==> branch harbor <==
==> flow/design.v (excerpt) <==
module LSTM(clk, Of, En, Ci, Cip, In, Ui, Uf, Uk, Uo, Wi, Wk, Wf, Wo, Vo, Bi, Bo, Bf, Bk, PrevH, Cout, Hout);
make LEC_CHECK=0 CAP_MARGIN=30 CELL_PAD_IN_SITES_DETAIL_PLACEMENT=2 CELL_PAD_IN_SITES_GLOBAL_PLACEMENT=0 CORE_ASPECT_RATIO=0.78 CORE_MARGIN=5 CORE_UTILIZATION=45 CTS_CLUSTER_DIAMETER=325 CTS_CLUSTER_SIZE=68 GPL_ROUTABILITY_DRIVEN=0 GPL_TIMING_DRIVEN=1 PLACE_DENSITY_LB_ADDON=0.28 SETUP_SLACK_MARGIN=5.0 SLEW_MARGIN=20 TNS_END_PERCENT=10 finish   # period 24.4 ns
run.sh (not shown) runs the stock make flow with config.mk's settings and CLKGATE_MAP_FILE=.
==> branch violet (differences from branch harbor) <==
Settings changed: CAP_MARGIN 30 to 20, CELL_PAD_IN_SITES_DETAIL_PLACEMENT 2 to default, CELL_PAD_IN_SITES_GLOBAL_PLACEMENT 0 to default, CORE_ASPECT_RATIO 0.78 to default, CORE_MARGIN 5 to 2, CORE_UTILIZATION 45 to 71, CTS_CLUSTER_DIAMETER 325 to default, CTS_CLUSTER_SIZE 68 to 33, GPL_ROUTABILITY_DRIVEN 0 to default, GPL_TIMING_DRIVEN 1 to default, MAX_ROUTING_LAYER from default to met4, PLACE_DENSITY_LB_ADDON 0.28 to default, SETUP_SLACK_MARGIN 5.0 to default, TNS_END_PERCENT 10 to 5.
==> flow/constraint.sdc (replaced) <==
create_clock -name core_clock -period 36.7 [get_ports {clk}]
set_input_delay 7.3400 -clock core_clock [delete_from_list [all_inputs] [get_ports {clk}]]
set_output_delay 7.3400 -clock core_clock [all_outputs]
set_load 0.01 [all_outputs]
==> flow_summary.toml <==
# implementation run metrics
[timing]
worst_slack_ps = -3560
hold_ws_ps = 1580
endpoints_failing_setup = 1

[place]
post-place-ws_ps = -4240

[run_status]
failed_layout_checks = "negative setup slack"
outcome = "complete, but fails checks"

[floorplanning]
chipWidth_um = 153

[detailed_routing]
drtIter0Drc = 554
# the run above: branch violet

==> flow_summary.toml <==
# implementation run metrics
[timing]
endpoints_failing_setup = 17
worst_slack_ps = -12850
hold_ws_ps = 1810

[detailed_routing]
drtIter0Drc = 2055

[run_status]
failed_layout_checks = "negative setup slack"
outcome = "complete, but fails checks"

[setup_path]
regToRegSetupSlack_ps = 7430

[hold_path]
timing.hold.worst_endpoint = "sg4.out[0]"

[job]
maxCapViolations = 0

[cells_and_area]
register_area_sq_um = 641

[place]
post-place-ws_ps = -12840

[floorplanning]
chipWidth_um = 221

[global_routing]
top_usage_layer = "met2"
# the run above: branch harbor



==> 03-28 <==
==> flow/design.v <==
module FA(inputA, inputB, outputY, Cin, Cout);
 input inputA;
 input inputB;
 input Cin;
 output Cout;
 output outputY;
 wire c1, c2, c3, a1;
 xor g1(a1, inputA, inputB);
 xor g2(outputY, Cin, a1);
 and g3(c1, inputA,inputB);
 and g4(c2, inputA, Cin);
 and g5(c3, inputB, Cin);
 or  g6(Cout, c1, c2, c3);
endmodule  
module FA8(inputA,inputB,outputY,Cin,Co);
 input [7:0]inputA;
 input [7:0]inputB;
 input Cin;
 output Co;
 output [7:0]outputY;
 wire [6:0]Cout;
FA i1(inputA[0], inputB[0], outputY[0], Cin, Cout[0]);
FA i2(inputA[1], inputB[1], outputY[1], Cout[0], Cout[1]);
FA i3(inputA[2], inputB[2], outputY[2], Cout[1], Cout[2]);
FA i4(inputA[3], inputB[3], outputY[3], Cout[2], Cout[3]);
FA i5(inputA[4], inputB[4], outputY[4], Cout[3], Cout[4]);
FA i6(inputA[5], inputB[5], outputY[5], Cout[4], Cout[5]);
FA i7(inputA[6], inputB[6], outputY[6], Cout[5], Cout[6]);
FA i8(inputA[7], inputB[7], outputY[7], Cout[6], Co);
endmodule
module mult8 (out, a, b);
	output [7:0] out;
	input  [7:0] a;
	input  [7:0] b;
        wire  [15:0] out1;
	assign out1 = a * b;
        assign out=out1[11:4];
endmodule
module SigmoidROM(out, add, CS, read);
output[7:0] out;
input[7:0] add;
input CS,read;
reg [7:0] out;
reg [7:0] rom;
always @(*)
begin
case(add)
8'd0: rom = 8'd255;
8'd1: rom = 8'd254;
8'd2: rom = 8'd253;
8'd3: rom = 8'd252;
8'd4: rom = 8'd251;
8'd5: rom = 8'd250;
8'd6: rom = 8'd249;
8'd7: rom = 8'd248;
8'd8: rom = 8'd247;
8'd9: rom = 8'd246;
8'd10: rom = 8'd245;
8'd11: rom = 8'd244;
8'd12: rom = 8'd243;
8'd13: rom = 8'd242;
8'd14: rom = 8'd241;
8'd15: rom = 8'd240;
8'd16: rom = 8'd239;
8'd17: rom = 8'd238;
8'd18: rom = 8'd237;
8'd19: rom = 8'd236;
8'd20: rom = 8'd235;
8'd21: rom = 8'd234;
8'd22: rom = 8'd233;
8'd23: rom = 8'd232;
8'd24: rom = 8'd231;
8'd25: rom = 8'd230;
8'd26: rom = 8'd229;
8'd27: rom = 8'd228;
8'd28: rom = 8'd227;
8'd29: rom = 8'd226;
8'd30: rom = 8'd225;
8'd31: rom = 8'd224;
8'd32: rom = 8'd223;
8'd33: rom = 8'd222;
8'd34: rom = 8'd221;
8'd35: rom = 8'd220;
8'd36: rom = 8'd219;
8'd37: rom = 8'd218;
8'd38: rom = 8'd217;
8'd39: rom = 8'd216;
8'd40: rom = 8'd215;
8'd41: rom = 8'd214;
8'd42: rom = 8'd213;
8'd43: rom = 8'd212;
8'd44: rom = 8'd211;
8'd45: rom = 8'd210;
8'd46: rom = 8'd209;
8'd47: rom = 8'd208;
8'd48: rom = 8'd207;
8'd49: rom = 8'd206;
8'd50: rom = 8'd205;
8'd51: rom = 8'd204;
8'd52: rom = 8'd203;
8'd53: rom = 8'd202;
8'd54: rom = 8'd201;
8'd55: rom = 8'd200;
8'd56: rom = 8'd199;
8'd57: rom = 8'd198;
8'd58: rom = 8'd197;
8'd59: rom = 8'd196;
8'd60: rom = 8'd195;
8'd61: rom = 8'd194;
8'd62: rom = 8'd193;
8'd63: rom = 8'd192;
8'd64: rom = 8'd191;
8'd65: rom = 8'd190;
8'd66: rom = 8'd189;
8'd67: rom = 8'd188;
8'd68: rom = 8'd187;
8'd69: rom = 8'd186;
8'd70: rom = 8'd185;
8'd71: rom = 8'd184;
8'd72: rom = 8'd183;
8'd73: rom = 8'd182;
8'd74: rom = 8'd181;
8'd75: rom = 8'd180;
8'd76: rom = 8'd179;
8'd77: rom = 8'd178;
8'd78: rom = 8'd177;
8'd79: rom = 8'd176;
8'd80: rom = 8'd175;
8'd81: rom = 8'd174;
8'd82: rom = 8'd173;
8'd83: rom = 8'd172;
8'd84: rom = 8'd171;
8'd85: rom = 8'd170;
8'd86: rom = 8'd169;
8'd87: rom = 8'd168;
8'd88: rom = 8'd167;
8'd89: rom = 8'd166;
8'd90: rom = 8'd165;
8'd91: rom = 8'd164;
8'd92: rom = 8'd163;
8'd93: rom = 8'd162;
8'd94: rom = 8'd161;
8'd95: rom = 8'd160;
8'd96: rom = 8'd159;
8'd97: rom = 8'd158;
8'd98: rom = 8'd157;
8'd99: rom = 8'd156;
8'd100: rom = 8'd155;
8'd101: rom = 8'd154;
8'd102: rom = 8'd153;
8'd103: rom = 8'd152;
8'd104: rom = 8'd151;
8'd105: rom = 8'd150;
8'd106: rom = 8'd149;
8'd107: rom = 8'd148;
8'd108: rom = 8'd147;
8'd109: rom = 8'd146;
8'd110: rom = 8'd145;
8'd111: rom = 8'd144;
8'd112: rom = 8'd143;
8'd113: rom = 8'd142;
8'd114: rom = 8'd141;
8'd115: rom = 8'd140;
8'd116: rom = 8'd139;
8'd117: rom = 8'd138;
8'd118: rom = 8'd137;
8'd119: rom = 8'd136;
8'd120: rom = 8'd135;
8'd121: rom = 8'd134;
8'd122: rom = 8'd133;
8'd123: rom = 8'd132;
8'd124: rom = 8'd131;
8'd125: rom = 8'd130;
8'd126: rom = 8'd129;
8'd127: rom = 8'd128;
8'd128: rom = 8'd127;
8'd129: rom = 8'd126;
8'd130: rom = 8'd125;
8'd131: rom = 8'd124;
8'd132: rom = 8'd123;
8'd133: rom = 8'd122;
8'd134: rom = 8'd121;
8'd135: rom = 8'd120;
8'd136: rom = 8'd119;
8'd137: rom = 8'd118;
8'd138: rom = 8'd117;
8'd139: rom = 8'd116;
8'd140: rom = 8'd115;
8'd141: rom = 8'd114;
8'd142: rom = 8'd113;
8'd143: rom = 8'd112;
8'd144: rom = 8'd111;
8'd145: rom = 8'd110;
8'd146: rom = 8'd109;
8'd147: rom = 8'd108;
8'd148: rom = 8'd107;
8'd149: rom = 8'd106;
8'd150: rom = 8'd105;
8'd151: rom = 8'd104;
8'd152: rom = 8'd103;
8'd153: rom = 8'd102;
8'd154: rom = 8'd101;
8'd155: rom = 8'd100;
8'd156: rom = 8'd99;
8'd157: rom = 8'd98;
8'd158: rom = 8'd97;
8'd159: rom = 8'd96;
8'd160: rom = 8'd95;
8'd161: rom = 8'd94;
8'd162: rom = 8'd93;
8'd163: rom = 8'd92;
8'd164: rom = 8'd91;
8'd165: rom = 8'd90;
8'd166: rom = 8'd89;
8'd167: rom = 8'd88;
8'd168: rom = 8'd87;
8'd169: rom = 8'd86;
8'd170: rom = 8'd85;
8'd171: rom = 8'd84;
8'd172: rom = 8'd83;
8'd173: rom = 8'd82;
8'd174: rom = 8'd81;
8'd175: rom = 8'd80;
8'd176: rom = 8'd79;
8'd177: rom = 8'd78;
8'd178: rom = 8'd77;
8'd179: rom = 8'd76;
8'd180: rom = 8'd75;
8'd181: rom = 8'd74;
8'd182: rom = 8'd73;
8'd183: rom = 8'd72;
8'd184: rom = 8'd71;
8'd185: rom = 8'd70;
8'd186: rom = 8'd69;
8'd187: rom = 8'd68;
8'd188: rom = 8'd67;
8'd189: rom = 8'd66;
8'd190: rom = 8'd65;
8'd191: rom = 8'd64;
8'd192: rom = 8'd63;
8'd193: rom = 8'd62;
8'd194: rom = 8'd61;
8'd195: rom = 8'd60;
8'd196: rom = 8'd59;
8'd197: rom = 8'd58;
8'd198: rom = 8'd57;
8'd199: rom = 8'd56;
8'd200: rom = 8'd55;
8'd201: rom = 8'd54;
8'd202: rom = 8'd53;
8'd203: rom = 8'd52;
8'd204: rom = 8'd51;
8'd205: rom = 8'd50;
8'd206: rom = 8'd49;
8'd207: rom = 8'd48;
8'd208: rom = 8'd47;
8'd209: rom = 8'd46;
8'd210: rom = 8'd45;
8'd211: rom = 8'd44;
8'd212: rom = 8'd43;
8'd213: rom = 8'd42;
8'd214: rom = 8'd41;
8'd215: rom = 8'd40;
8'd216: rom = 8'd39;
8'd217: rom = 8'd38;
8'd218: rom = 8'd37;
8'd219: rom = 8'd36;
8'd220: rom = 8'd35;
8'd221: rom = 8'd34;
8'd222: rom = 8'd33;
8'd223: rom = 8'd32;
8'd224: rom = 8'd31;
8'd225: rom = 8'd30;
8'd226: rom = 8'd29;
8'd227: rom = 8'd28;
8'd228: rom = 8'd27;
8'd229: rom = 8'd26;
8'd230: rom = 8'd25;
8'd231: rom = 8'd24;
8'd232: rom = 8'd23;
8'd233: rom = 8'd22;
8'd234: rom = 8'd21;
8'd235: rom = 8'd20;
8'd236: rom = 8'd19;
8'd237: rom = 8'd18;
8'd238: rom = 8'd17;
8'd239: rom = 8'd16;
8'd240: rom = 8'd15;
8'd241: rom = 8'd14;
8'd242: rom = 8'd13;
8'd243: rom = 8'd12;
8'd244: rom = 8'd11;
8'd245: rom = 8'd10;
8'd246: rom = 8'd9;
8'd247: rom = 8'd8;
8'd248: rom = 8'd7;
8'd249: rom = 8'd6;
8'd250: rom = 8'd5;
8'd251: rom = 8'd4;
8'd252: rom = 8'd3;
8'd253: rom = 8'd2;
8'd254: rom = 8'd1;
8'd255: rom = 8'd0;
default: rom = 8'd0;
endcase
end
always @(posedge CS)
begin
if(read==1)
out<=rom;
else
out<=0;
end
endmodule
module LSTM(clk, Of, En, Ci, Cip, In, Ui, Uf, Uk, Uo, Wi, Wk, Wf, Wo, Vo, Bi, Bo, Bf, Bk, PrevH, Cout, Hout);
 input clk, En, Cip; 
 input [7:0] In, Ci, Ui, Uf, Uk;
 input [7:0] Uo, Wi, Wk, Wf, Wo;
 input [7:0] Vo, Bi, Bo, Bf, Bk;
 input [7:0]           PrevH;
 output [7:0] Cout, Hout;
 output Of;
 wire [7:0] m1, m2, m3, m4;
 wire [7:0] m5, m7, m8;
 wire [7:0] m9, m10, m11, m12;
 wire [7:0] m13, m14, m15, m16;
 wire [7:0] i1, f1, k1, o1;
 wire [7:0] It, Ft, Kt, t1;
 wire [10:0] Cin;
 mult8 ins1(m1, In, Wi); 
 mult8 ins2(m2, PrevH, Ui);
 FA8   ins3(m1, m2, m3, Cip, Cin[0]);
 FA8   ins4(m3, Bi, i1,Cin[0], Cin[1]);
 SigmoidROM sg1(It, i1, clk, En);
 mult8 ins5(m4, In, Wf); 
 mult8 ins6(t1, In, Wf);
 FA8   ins7(t1, m4, m5, Cin[1], Cin[2]);
 FA8   ins8(t1, Bi, f1, Cin[2], Cin[3]);
 SigmoidROM sg2(Ft, f1, clk, En);
 mult8 ins9(m7, In, Wk); 
 mult8 ins10(m8, PrevH, Uk);
 FA8   ins11(m7, m8, m9, Cin[3], Cin[4]);
 FA8   ins12(m9, Bk, k1, Cin[4], Cin[5]);
 SigmoidROM sg3(Kt, k1, clk, En);
 FA8   ins13(It, Kt, m10,Cin[5], Cin[6]);
 FA8   ins14(Ft, Ci, m11, Cin[6], Cin[7]);
 FA8   ins15(m10, m11, Cout, Cin[7], Cin[8]);
 mult8 ins16(m12, In, Wo); 
 mult8 ins17(m13, PrevH, Uo);
 mult8 ins18(m14, Ci, Vo);
 FA8   ins19(m12, m13, m15, Cin[8], Cin[9]);
 FA8   ins21(m14, Bo, m16, Cin[9], Cin[10]);
 FA8   ins22(m16, m15, o1, Cin[10], Of);
 SigmoidROM sg4(Hout, o1, clk, En);
 endmodule
==> flow/run.sh <==
#!/bin/bash
# the make line also repeats each setting of config.mk as NAME=value (left out here)
make -C /OpenROAD-flow-scripts/flow DESIGN_CONFIG=/design/flow/config.mk WORK_HOME=/design/flow/orfs CLKGATE_MAP_FILE= finish
==> flow/config.mk <==
export PLATFORM = sky130hd
export DESIGN_NAME = LSTM
export DESIGN_NICKNAME = LSTM
export VERILOG_FILES = /design/flow/design.v
export SDC_FILE = /design/flow/constraint.sdc
export NUM_CORES = 4
export LEC_CHECK = 0
export ABC_AREA = 1
export CAP_MARGIN = 20
export CORE_MARGIN = 2
export CORE_UTILIZATION = 71
export CTS_CLUSTER_DIAMETER = 235
export CTS_CLUSTER_SIZE = 33
export MAX_ROUTING_LAYER = met4
export PLACE_DENSITY = 0.37
export SETUP_SLACK_MARGIN = 5.0
export SLEW_MARGIN = 20
export TNS_END_PERCENT = 5
==> flow/constraint.sdc <==
create_clock -name core_clock -period 25.5 [get_ports {clk}]
set_input_delay 5.1000 -clock core_clock [delete_from_list [all_inputs] [get_ports {clk}]]
set_output_delay 5.1000 -clock core_clock [all_outputs]
set_load 0.01 [all_outputs]
==> 04-18 (differences from 03-28) <==
- ABC_AREA: 1 -> default
- CORE_UTILIZATION: 71 -> 36
- CTS_CLUSTER_DIAMETER: 235 -> default
- CTS_CLUSTER_SIZE: 33 -> default
- MAX_ROUTING_LAYER: met4 -> default
- PLACE_DENSITY: 0.37 -> default
- SETUP_SLACK_MARGIN: 5.0 -> default
- TNS_END_PERCENT: 5 -> default
==> flow/constraint.sdc (replaced) <==
create_clock -name core_clock -period 47.0 [get_ports {clk}]
set_input_delay 9.4000 -clock core_clock [delete_from_list [all_inputs] [get_ports {clk}]]
set_output_delay 9.4000 -clock core_clock [all_outputs]
set_load 0.01 [all_outputs]
==> qor summary <==
quantity                                                             04-18            03-28
Result of the run                         no timing/DRC/antenna violations  failed layout checks
Layout check failures                                                    -     setup timing
Aggregate global-route resource usage                                17.4%            35.9%
Portion of the post-synthesis area used by sequential elements       4.08%            3.75%
Highest routed metal layer                                            met5             met4
Buffers plus inverters on the worst setup path                          15               16
Simple-gate share of the synthesized area                            18.4%            21.6%
Post-synth top area share                                            42.7%            39.3%
Worst endpoint required time                                      37600 ps         20400 ps
Global-route wire length before repair                             63.1 mm          72.5 mm
Post-synthesis cell count from yosys                                  1755             2377
Chip width                                                          213 µm           159 µm
Routed wl met3                                                     1.14 mm          2.78 mm
Post-route design area                                          0.0182 mm²       0.0197 mm²
Combinational share of cell area                                     74.0%            67.9%
Die area                                                        0.0453 mm²       0.0253 mm²
